Setup of try-lagoon:
==> flow/design.v <==
`timescale 1ns / 1ps
module SimpleCPU(clk, rst, data_fromRAM, wrEn, addr_toRAM, data_toRAM, pCounter);
parameter SIZE = 10;
input clk, rst;
input wire [31:0] data_fromRAM;
output reg wrEn;
output reg [SIZE-1:0] addr_toRAM;
output reg [31:0] data_toRAM;
output reg [SIZE-1:0] pCounter;
reg [ 3:0] opcode, opcodeNext;
reg [13:0] operand1, operand2, operand1Next, operand2Next;
reg [SIZE-1:0]   pCounterNext;
reg [31:0] num1, num2, num1Next, num2Next;
reg [ 3:0] state, stateNext;
always @(posedge clk)begin
	state    <= stateNext;
	pCounter <= pCounterNext;
	opcode   <= opcodeNext;
	operand1 <= operand1Next;
	operand2 <= operand2Next;
	num1     <= num1Next;
	num2     <= num2Next;
end
always @*begin
	stateNext    = state;
	pCounterNext = pCounter;
	opcodeNext   = opcode;
	operand1Next = operand1;
	operand2Next = operand2;
	num1Next     = num1;
	num2Next     = num2;
	addr_toRAM   = 0;
	wrEn         = 0;
	data_toRAM   = 0;
if(rst)
	begin
	stateNext    = 0;
	pCounterNext = 0;
	opcodeNext   = 0;
	operand1Next = 0;
	operand2Next = 0;
	num1Next     = 0;
	num2Next     = 0;
	addr_toRAM   = 0;
	wrEn         = 0;
	data_toRAM   = 0;
	end
else 
	case(state)                       
		0: begin											 
			pCounterNext = pCounter;
			opcodeNext   = opcode;
			operand1Next = 0;
			operand2Next = 0;
			addr_toRAM   = pCounter;
			num2Next     = 0;
			wrEn         = 0;
			data_toRAM   = 0;
			stateNext    = 1;
		end 
		1:begin                    
			pCounterNext = pCounter;
			opcodeNext   = {data_fromRAM[28], data_fromRAM[31:29]};
			operand1Next = data_fromRAM[27:14];
			operand2Next = data_fromRAM[13:0];
			addr_toRAM   = operand1Next;
			num1Next     = data_fromRAM;
			wrEn         = 0;
			data_toRAM   = 0;
			if( {data_fromRAM[28], data_fromRAM[31:29]} == 4'b0101 ) 	begin
				stateNext = 5;
				addr_toRAM = data_fromRAM[13:0];
				num1Next = operand1;
			end
			else if( {data_fromRAM[28], data_fromRAM[31:29]} == 4'b1101 ) 	begin
				stateNext = 6;
				addr_toRAM = data_fromRAM[27:14];
				num1Next = operand1;
			end
			else if(data_fromRAM[28] == 0 )  
				stateNext = 2;  
			else 
				stateNext = 3;
		end
		2: begin          
			pCounterNext = pCounter;
			opcodeNext   = opcode;
			operand1Next = operand1;
			operand2Next = operand2;
			addr_toRAM   = operand2;
			num1Next     = data_fromRAM;
			wrEn         = 0;
			data_toRAM   = operand2;
			stateNext = 3;
		end
		3: begin            
			pCounterNext = pCounter + 1;
			opcodeNext = opcode;
			operand1Next = operand1;
			operand2Next = operand2;
			addr_toRAM = operand1;
			num1Next = num1;
			wrEn = 1;
			stateNext = 0;
			case(opcode)                       
				4'b0000: data_toRAM = num1Next + data_fromRAM;  
				4'b1000: data_toRAM = data_fromRAM + operand2;  
				4'b0001: data_toRAM = ~(num1Next & data_fromRAM);  
				4'b1001: data_toRAM = ~(data_fromRAM & operand2);  
				4'b0010: begin 
					if(data_fromRAM < 32)
						data_toRAM = num1 >> data_fromRAM; 
					else
						data_toRAM = num1 << (data_fromRAM - 32); 
				end
				4'b1010: begin 
					if(operand2 < 32)
						data_toRAM = data_fromRAM >> operand2; 
					else
						data_toRAM = data_fromRAM << (operand2 - 32); 
				end
				4'b0011: data_toRAM = num1Next < data_fromRAM;  
				4'b1011: data_toRAM = data_fromRAM < operand2;  
				4'b0100: data_toRAM = data_fromRAM;  
				4'b1100: data_toRAM = operand2;  
				4'b0101: begin 
					data_toRAM = data_fromRAM;
					addr_toRAM = operand1;
					wrEn = 1;
				end
				4'b1101: begin  
					num2Next = data_fromRAM;
					addr_toRAM = num2;
					data_toRAM = data_fromRAM;
					wrEn = 1;
				end
				4'b0110: begin  
					if(data_fromRAM == 0)
						pCounterNext = num1;
					else
						pCounterNext = pCounter + 1;
					wrEn = 0;
				end
				4'b1110: begin
					pCounterNext = data_fromRAM + operand2;  
					wrEn = 0;
				end
				4'b0111: data_toRAM = num1Next * data_fromRAM;  
				4'b1111: data_toRAM = data_fromRAM * operand2;  
			endcase 
		end
		4:begin                    
			pCounterNext = pCounter + 1;
			opcodeNext   = 4'b0100;
			operand1Next = operand1;
			operand2Next = operand2;
			data_toRAM	 = num2;
			wrEn         = 1; 
			stateNext 	 = 0; 
			if(opcode == 4'b0101)
				addr_toRAM   = operand1;
			else if (opcode == 4'b1101)
				addr_toRAM   = num1 ;
		end
		5: begin      
			pCounterNext = pCounter;
			opcodeNext   = opcode;
			operand1Next = operand1;
			operand2Next = operand2;
			addr_toRAM   = data_fromRAM;
			num1Next     = data_fromRAM;
			wrEn         = 0;
			data_toRAM   = operand2;
			stateNext = 3;
		end
		6: begin      
			pCounterNext = pCounter;
			opcodeNext   = opcode;
			operand1Next = operand1;
			operand2Next = operand2;
			addr_toRAM   = data_fromRAM;
			num1Next     = data_fromRAM;
			num2Next     = data_fromRAM;
			wrEn         = 0;
			data_toRAM   = operand2;
			stateNext = 2;
		end
		default: begin
			stateNext    = 0;
			pCounterNext = 0;
			opcodeNext   = 0;
			operand1Next = 0;
			operand2Next = 0;
			num1Next     = 0;
			num2Next     = 0;
			addr_toRAM   = 0;
			wrEn         = 0;
			data_toRAM   = 0;
		end
	endcase
end
endmodule
clock: 14.0 ns
lec_check: 0
cap_margin: 20
core_margin: 2
core_utilization: 52
slew_margin: 20
run.sh (not shown) runs the stock make flow with config.mk's settings and CLKGATE_MAP_FILE=.
Completing all stages was not enough for try-lagoon: its layout failed the final checks because of setup timing.
Edits applied to the flow inputs when going from try-lagoon to try-indigo:
# try-lagoon
export LEC_CHECK = 0
export CAP_MARGIN = 20
export CORE_MARGIN = 2
export CORE_UTILIZATION = 52
export SLEW_MARGIN = 20
create_clock -name core_clock -period 14.0 [get_ports {clk}]
# try-indigo
export LEC_CHECK = 0
export CAP_MARGIN = 20
export CELL_PAD_IN_SITES_GLOBAL_PLACEMENT = 3
export CORE_MARGIN = 2
export CORE_UTILIZATION = 40
export CTS_CLUSTER_DIAMETER = 386
export CTS_CLUSTER_SIZE = 95
export HOLD_SLACK_MARGIN = -0.07
export PLACE_DENSITY_LB_ADDON = 0.03
export SLEW_MARGIN = 20
export TNS_END_PERCENT = 40
create_clock -name core_clock -period 14.0 [get_ports {clk}]
==> results <==
try-indigo closes out successfully: all stages finished, all timing, DRC and antenna checks passed.
Any difference in logic gate share of total power between try-indigo and try-lagoon is small enough to ignore.
Status: part of the power in registers parity (try-indigo, try-lagoon)
Met1 layer wirelength in the final routing delta for try-indigo relative to try-lagoon: about 20% higher
try-indigo and try-lagoon ended up with roughly the same worst slew margin relative to its limit.
The worst hold slack after final layout of try-lagoon and that of try-indigo are within noise of each other.
try-indigo vs try-lagoon: net count of the finished layout up slightly
Compared with try-lagoon, total design power in try-indigo increased slightly.
try-indigo: via count is 1,379 lower than what try-lagoon reported.
Post-route minimum period for try-indigo is lower than for try-lagoon.
## Diff of input files: try-zinc against try-indigo
# try-indigo
export LEC_CHECK = 0
export CAP_MARGIN = 20
export CELL_PAD_IN_SITES_GLOBAL_PLACEMENT = 3
export CORE_MARGIN = 2
export CORE_UTILIZATION = 40
export CTS_CLUSTER_DIAMETER = 386
export CTS_CLUSTER_SIZE = 95
export HOLD_SLACK_MARGIN = -0.07
export PLACE_DENSITY_LB_ADDON = 0.03
export SLEW_MARGIN = 20
export TNS_END_PERCENT = 40
create_clock -name core_clock -period 14.0 [get_ports {clk}]
# try-zinc
export LEC_CHECK = 0
export CAP_MARGIN = 20
export CORE_MARGIN = 2
export CORE_UTILIZATION = 60
export SETUP_SLACK_MARGIN = 3.2
export SLEW_MARGIN = 20
create_clock -name core_clock -period 10.9 [get_ports {clk}]
Notes after the runs:
Starting utilization of the core area for try-zinc: 20 points up relative to try-indigo. try-zinc ended with more count of instances resized after the clock tree is built than try-indigo. try-indigo and try-zinc ended up with nearly the same chip area in the Yosys report. Looking only at core outline area, and setting everything else aside, the lower value of try-indigo and try-zinc goes to try-zinc. In the summary table, try-zinc is marked failed, with error GRT-0232 raised in global routing.
Modified inputs, try-nickel compared to try-zinc
# try-zinc
export LEC_CHECK = 0
export CAP_MARGIN = 20
export CORE_MARGIN = 2
export CORE_UTILIZATION = 60
export SETUP_SLACK_MARGIN = 3.2
export SLEW_MARGIN = 20
create_clock -name core_clock -period 10.9 [get_ports {clk}]
# try-nickel
export LEC_CHECK = 0
export CAP_MARGIN = 20
export CORE_MARGIN = 2
export CORE_UTILIZATION = 61
export SETUP_SLACK_MARGIN = -0.95
export SLEW_MARGIN = 20
create_clock -name core_clock -period 9.79 [get_ports {clk}]
Findings:
On area of the placeable core, the higher figure sits with try-zinc, not try-nickel. Area after detailed placement was higher in the run labelled try-nickel. Measured against try-nickel, the post-cts resize count of try-zinc comes out at 1.9 times the reference value. Measured against each other, try-zinc and try-nickel differ in floorplan die area, the lower figure coming from try-nickel. Lower placement row count was reported by try-nickel, not try-zinc. No crash in try-nickel: every stage finished, but the layout fails its final checks due to setup timing. Diff try-zinc -> try-nickel: post-CTS setup buffer count went down 23, number of clock sinks held. Diff try-nickel..try-zinc | area fraction in full adders, half adders and majority gates | unchanged. Summary of the comparison: routability congestion estimate from global placement is higher in try-nickel, relative to try-zinc. Relative to try-zinc, width of the die has gone down in try-nickel. Relative to try-zinc, floorplan die height has gone down in try-nickel.

run A:
Starts from the design.v that is shown in full above.
make LEC_CHECK=0 CAP_MARGIN=20 CORE_MARGIN=2 CORE_UTILIZATION=40 SLEW_MARGIN=20 finish   # period 14.0 ns
Run A: all stages complete, timing, DRC and antenna checks passed
Setup changes, run A to run B
Settings: an added MAX_ROUTING_LAYER of met4; an added GPL_ROUTABILITY_DRIVEN of 0; an added TNS_END_PERCENT of 90; an added CORE_ASPECT_RATIO of 0.95; a change of CAP_MARGIN from 20 to 30; an added MIN_ROUTING_LAYER of met2; an added CTS_CLUSTER_SIZE of 93; an added CELL_PAD_IN_SITES_DETAIL_PLACEMENT of 1; an added CTS_CLUSTER_DIAMETER of 325; an added PLACE_DENSITY of 0.9; a change of CORE_MARGIN from 2 to 4; a change of SLEW_MARGIN from 20 to 0.
### Flow results
When the final numbers for run B and run A were put side by side, the die area turned out to be greater in run B.
For total clock sinks, run A and run B come out practically identical.
Run B against run A: summed instance area of the synthesized netlist about even, die span in y shrank by about 1.3%.
From run A to run B, count of flip-flops with a built-in enable after synthesis did not move at all.
Flow for run B halted at 5_1_grt, error code GRT-0116.
Run A → run B: half-perimeter wire length after placement climbed 36 mm; number of buffers added for setup after CTS higher; total of cells resized after clock tree synthesis climbed 83.
The following lists how run C was set up differently from run B:
Settings: a deleted CTS_CLUSTER_SIZE that had been 93; a deleted CELL_PAD_IN_SITES_DETAIL_PLACEMENT that had been 1; a deleted CORE_ASPECT_RATIO that had been 0.95; a change of TNS_END_PERCENT from 90 to 20; a change of CORE_MARGIN from 4 to 2; a deleted PLACE_DENSITY that had been 0.9; a deleted CTS_CLUSTER_DIAMETER that had been 325; a change of CAP_MARGIN from 30 to 20; a deleted MAX_ROUTING_LAYER that had been met4; a change of CORE_UTILIZATION from 40 to 58; a change of SLEW_MARGIN from 0 to 20; a deleted MIN_ROUTING_LAYER that had been met2; a deleted GPL_ROUTABILITY_DRIVEN that had been 0; an added SETUP_SLACK_MARGIN of 2.3.
## What came out
- Across run B and run C, a clean result was obtained everywhere but in run B.
- Run B did not make it past 5_1_grt, where a tool error ended it.
- The chip footprint in run B is 1.5 times that in run C.
- Diff run B..run C | xor and xnor area share after synthesis | unchanged
- Height of the chip: run C vs run B down 16%
- [compare] base=run B new=run C: area fraction in compound gates after synthesis closely matched the old numbers; fraction of the core area occupied by cells at floorplan increased by 18 points relative to the old numbers; synthesized area closely matched the old numbers; core outline area decreased by 31% relative to the old numbers; number of core rows decreased by about 15% relative to the old numbers.
Here is what was changed in the inputs of run D compared with run C.
Settings: an added CTS_CLUSTER_DIAMETER of 325; a change of CORE_UTILIZATION from 58 to 40; a deleted TNS_END_PERCENT that had been 20; an added MAX_ROUTING_LAYER of met4; an added GPL_ROUTABILITY_DRIVEN of 0; a deleted SETUP_SLACK_MARGIN that had been 2.3; an added MIN_ROUTING_LAYER of met2.
### Flow results
Relative to run C, the overall die height measured on run D has increased by more than 10%.
Number of unique standard cell types used by synthesis: run D vs run C identical
Area after detailed placement of run D exceeds that of run C slightly.
Against run C, run D comes in 20 ps higher on worst slack after detailed placement.
Run D never completed; the flow aborted with a tool error in 5_1_grt.
What run C reported for die size has to be multiplied by 1.4 to get the figure for run D.
#### Input delta (run E over run D)
Settings: putting TNS_END_PERCENT at 10 where nothing was set; swapping 325 for 232 in CTS_CLUSTER_DIAMETER; putting ABC_AREA at 1 where nothing was set; putting CTS_CLUSTER_SIZE at 98 where nothing was set; clearing MIN_ROUTING_LAYER, which used to be met2; swapping 2 for 7 in CORE_MARGIN; clearing GPL_ROUTABILITY_DRIVEN, which used to be 0; putting PLACE_DENSITY_LB_ADDON at 0.03 where nothing was set; clearing MAX_ROUTING_LAYER, which used to be met4.
Run D did not finish; the tool stopped in 5_1_grt with error GRT-0116. Run E: full flow OK, the timing, design-rule and antenna checks passed. Compared with run D, run E shows a higher post-synthesis simple-gate area fraction. [compare] base=run D new=run E: synthesized area has increased; synthesized area per cell fell by about 15%; cell total after placement up 1212; total clock buffers created by CTS about even.
Input-level comparison between run F and run E:
Settings: setting SETUP_SLACK_MARGIN to 3.85 for the first time.
Notes after the runs:
Relative to run E, run F improves pre-CTS setup slack.
Between run E and run F, the netlist area before placement does not differ in any meaningful way.
Cmp run E and run F / number of inserted diodes / lower: run F

Starts from the design.v that is shown in full above.
export LEC_CHECK = 0
export CAP_MARGIN = 20
export CORE_MARGIN = 2
export CORE_UTILIZATION = 72
export CTS_CLUSTER_DIAMETER = 190
export CTS_CLUSTER_SIZE = 97
export SLEW_MARGIN = 20
create_clock -name core_clock -period 12.0 [get_ports {clk}]
The starting point never finished: it broke off in global routing (5_1_grt).
Change:
- CORE_UTILIZATION: 72 -> 61
- CTS_CLUSTER_DIAMETER: 190 -> default
- CTS_CLUSTER_SIZE: 97 -> default
- SETUP_SLACK_MARGIN: default -> 3.34
- TNS_END_PERCENT: default -> 5
- clock period: 12.0 -> 11.5 ns (I/O delays scaled with it)
The changed run aborted during global routing (5_1_grt) with ODB-0269.
Die size rises by 18%.
Synthesized area does not change.
Synthesized cell count is unchanged.
Change:
- CORE_UTILIZATION: 61 -> 65
- MAX_ROUTING_LAYER: default -> met4
- SETUP_SLACK_MARGIN: 3.34 -> -0.79
- clock period: 11.5 -> 10.9 ns (I/O delays scaled with it)
What happened: This time the run stopped in detailed routing (5_2_route); die area goes down by 6.1%; area after synthesis is unchanged; synthesized cell count is unchanged.
Change:
- CORE_UTILIZATION: 65 -> 60
- MAX_ROUTING_LAYER: met4 -> default
- SETUP_SLACK_MARGIN: -0.79 -> -0.95
- TNS_END_PERCENT: 5 -> default
What happened: This time the run produced a layout that fails on setup timing; synthesized area does not change; global-route usage came out lower by 4.0 points; die area came out higher by 8.2%; synthesized cell count does not change.
Change:
- CORE_UTILIZATION: 60 -> 65
- HOLD_SLACK_MARGIN: default -> -0.09
- SETUP_SLACK_MARGIN: -0.95 -> -0.79
- TNS_END_PERCENT: default -> 5
Effect: Now the flow died in global routing (5_1_grt). Die area decreases by 7.6%. Synthesized cell count does not change. Area after synthesis does not change.
Change:
- CORE_UTILIZATION: 65 -> 61
- HOLD_SLACK_MARGIN: -0.09 -> default
This time the run reached the layout checks and failed them: capacitance limit, slew limit, setup timing; synthesized area does not change; synthesized cell count is unchanged; die size grows by 6.5%.

Starts from the design.v that is shown in full above.
make LEC_CHECK=0 CAP_MARGIN=10 CORE_MARGIN=2 CORE_UTILIZATION=72 CTS_CLUSTER_DIAMETER=379 CTS_CLUSTER_SIZE=57 MAX_ROUTING_LAYER=met4 PLACE_DENSITY_LB_ADDON=0.01 SETUP_SLACK_MARGIN=2.17 SLEW_MARGIN=5 finish   # period 7.64 ns
The first run never finished: it broke off in global routing (5_1_grt), error GRT-0116.
Next try:
ABC_AREA = 1   (was unset)
CAP_MARGIN = 20   (was 10)
CTS_CLUSTER_DIAMETER = unset   (was 379)
CTS_CLUSTER_SIZE = 21   (was 57)
MAX_ROUTING_LAYER = unset   (was met4)
PLACE_DENSITY = 0.4   (was unset)
PLACE_DENSITY_LB_ADDON = unset   (was 0.01)
SETUP_SLACK_MARGIN = 0.39   (was 2.17)
SLEW_MARGIN = 20   (was 5)
clock period = 3.6 ns   (was 7.64 ns; I/O delays follow)
With this change the flow failed in clock tree synthesis (4_1_cts) with DPL-0033; die area climbs by a few percent; synthesized area came out higher by a few percent; synthesized cell count is higher by about a fifth.
Next try:
CORE_UTILIZATION = 70   (was 72)
PLACE_DENSITY = unset   (was 0.4)
SETUP_SLACK_MARGIN = 0.88   (was 0.39)
This time the run never finished: it broke off in global routing (5_1_grt) on GRT-0116; area after synthesis stays the same; die area rises by about 2.8%; synthesized cell count does not change.
Next try:
ABC_AREA = unset   (was 1)
CORE_UTILIZATION = 63   (was 70)
CTS_CLUSTER_SIZE = unset   (was 21)
SETUP_SLACK_MARGIN = 2.15   (was 0.88)
clock period = 14.0 ns   (was 3.6 ns; I/O delays follow)
Effect: The changed run stopped in global routing (5_1_grt) on GRT-0232; area after synthesis goes down by about 4.4%; die area goes up by 6.1%; synthesized cell count goes down by 19%.
No activity file was given, so power comes from the tool's default toggle rates.
